==> 11-18 <==
==> flow/design.v (excerpt) <==
module fpadd (
    clk, reset, start,
    a, b,
    sum, 
    done
);
Settings: LEC_CHECK=0, ABC_AREA=0, CAP_MARGIN=20, CORE_MARGIN=2, CORE_UTILIZATION=68, CTS_CLUSTER_DIAMETER=363, CTS_CLUSTER_SIZE=37, HOLD_SLACK_MARGIN=-0.09, SLEW_MARGIN=20; clock period 2.33 ns.
run.sh (not shown) runs the stock make flow with config.mk's settings and CLKGATE_MAP_FILE=.
==> inputs of 07-09, as changes to 11-18 <==
ABC_AREA = not set   (was 0)
CAP_MARGIN = 5   (was 20)
CORE_UTILIZATION = 72   (was 68)
CTS_CLUSTER_DIAMETER = not set   (was 363)
CTS_CLUSTER_SIZE = not set   (was 37)
HOLD_SLACK_MARGIN = not set   (was -0.09)
PLACE_DENSITY = 0.67   (was not set)
SETUP_SLACK_MARGIN = 1.21   (was not set)
==> flow/constraint.sdc (replaced) <==
create_clock -name core_clock -period 4.08 [get_ports {clk}]
set_input_delay 0.8160 -clock core_clock [delete_from_list [all_inputs] [get_ports {clk}]]
set_output_delay 0.8160 -clock core_clock [all_outputs]
set_load 0.01 [all_outputs]
==> notes <==
11-18 never finished: it broke off in clock tree synthesis on DPL-0033. 07-09 finished clean.
Synthesized area is the same in 07-09 and 11-18.
Between 11-18 and 07-09, the lower die area is in 07-09 (gap 5.7%, measured against 07-09).
In synthesized cell count, 11-18 and 07-09 do not differ.
==> figures <==
metric                                                                              07-09                      11-18
Cell type contributing the most total cell area after synthesis  sky130_fd_sc_hd__dfxtp_1   sky130_fd_sc_hd__dfxtp_1
Share of Yosys cell area claimed by the top area cell type                         26.54%                     26.54%
Placement Setup Slack                                                           0.8520 ns                 -0.3517 ns
Die outline height                                                               127.2 µm                   130.8 µm
Placement-stage cell area                                                       11820 µm²                  13890 µm²
Run status                                               no timing/DRC/antenna violations  aborted with a tool error
Last stage reached                                                                      -       clock tree synthesis
Final weighted congestion in routability-driven placement                          0.9903                      1.038
Synth cell types                                                                       78                         78
Chip footprint                                                                  16190 µm²                  17110 µm²
Detailed placement HPWL                                                          24770 µm                   30310 µm
Mux share of post-synthesis cell area                                              2.265%                     2.265%
Number of placed cells counting well taps                                            1661                       1927
Num rows                                                                               45                         46
Post-synthesis async set-or-reset flop share                                           0%                         0%
Summed instance area of the synthesized netlist                                 10940 µm²                  10940 µm²
Core Area                                                                       15030 µm²                  15830 µm²
Die x size                                                                       127.2 µm                   130.8 µm
Number of enable flip-flop cells                                                        1                          1
Init Core Util                                                                     72.74%                     69.09%


==> run E: inputs <==
fpadd again, from the RTL that the note above started with.
Settings: LEC_CHECK=0, ABC_AREA=1, CAP_MARGIN=20, CORE_MARGIN=2, CORE_UTILIZATION=45, CTS_CLUSTER_DIAMETER=378, CTS_CLUSTER_SIZE=98, PLACE_DENSITY=0.37, SETUP_SLACK_MARGIN=-0.49, SLEW_MARGIN=20; clock period 5.0 ns.
==> inputs of run K, as changes to run E <==
ABC_AREA = default   (was 1)
CELL_PAD_IN_SITES_DETAIL_PLACEMENT = 1   (was default)
CORE_UTILIZATION = 40   (was 45)
CTS_CLUSTER_DIAMETER = 393   (was 378)
CTS_CLUSTER_SIZE = default   (was 98)
PLACE_DENSITY = default   (was 0.37)
SETUP_SLACK_MARGIN = default   (was -0.49)
==> node_exporter_impl.prom <==
# HELP chip_impl_metric Implementation results
# TYPE chip_impl_metric gauge
chip_impl_metric{name="via_count_of_the_first_global_routing_pass",unit=""} 11600
chip_impl_metric{name="finalCriticalPeriod",unit="ns"} 3.70
chip_impl_metric{name="num_vias",unit=""} 12000
chip_impl_info{name="reg2reg_capture_point",value="sum[22]$_SDFFE_PP0P_"} 1
chip_impl_metric{name="met3_layer_usage_reported_by_global_route",unit="%"} 4.10
chip_impl_info{name="logic_family",value="AND-OR/OR-AND gates"} 1
chip_impl_metric{name="power_sequential",unit="mW"} 1.43
chip_impl_metric{name="yosysChipArea",unit="sq mm"} 0.0109
chip_impl_metric{name="signal_buf_overhead",unit="%"} 9.05
chip_impl_metric{name="timing.critical_path.fanout_max",unit=""} 29
chip_impl_metric{name="log.warning_count",unit=""} 29
chip_impl_info{name="synth.top_cells.by_area",value="sky130_fd_sc_hd__dfxtp_1, sky130_fd_sc_hd__ha_1, sky130_fd_sc_hd__a21oi_1, sky130_fd_sc_hd__o21ai_0, sky130_fd_sc_hd__nand2_1"} 1
chip_impl_metric{name="dp_hpwl",unit="um"} 29700
chip_impl_metric{name="grt_pass1_wl",unit="um"} 65000
chip_impl_metric{name="fa_ha_area_share",unit="%"} 4.99
chip_impl_info{name="status",value="finished clean"} 1
chip_impl_metric{name="grt_max_degree",unit=""} 94
chip_impl_metric{name="nClkBuffers",unit=""} 19
chip_impl_info{name="worstReg2RegStart",value="mant_a[1]$_SDFFE_PP0P_"} 1
chip_impl_metric{name="final-seq-area",unit="sq mm"} 0.00294
chip_impl_metric{name="clock_area_share",unit="%"} 4.64
[end of results for run K]
==> node_exporter_impl.prom <==
# HELP chip_impl_metric Implementation results
# TYPE chip_impl_metric gauge
chip_impl_info{name="status",value="finished clean"} 1
chip_impl_metric{name="via_count_of_the_first_global_routing_pass",unit=""} 13200
chip_impl_info{name="reg2reg_capture_point",value="sum[13]$_SDFFE_PP0P_"} 1
chip_impl_info{name="logic_family",value="simple AND/OR/NAND/NOR gates"} 1
chip_impl_metric{name="grt_pass1_wl",unit="um"} 75600
chip_impl_metric{name="power_sequential",unit="mW"} 1.67
chip_impl_metric{name="finalCriticalPeriod",unit="ns"} 3.32
chip_impl_metric{name="num_vias",unit=""} 14200
chip_impl_metric{name="final-seq-area",unit="sq mm"} 0.00293
chip_impl_info{name="synth.top_cells.by_area",value="sky130_fd_sc_hd__dfxtp_1, sky130_fd_sc_hd__nand2_1, sky130_fd_sc_hd__nor2_1, sky130_fd_sc_hd__nand3_1, sky130_fd_sc_hd__inv_1"} 1
chip_impl_metric{name="grt_max_degree",unit=""} 66
chip_impl_metric{name="yosysChipArea",unit="sq mm"} 0.0121
[end of results for run E]
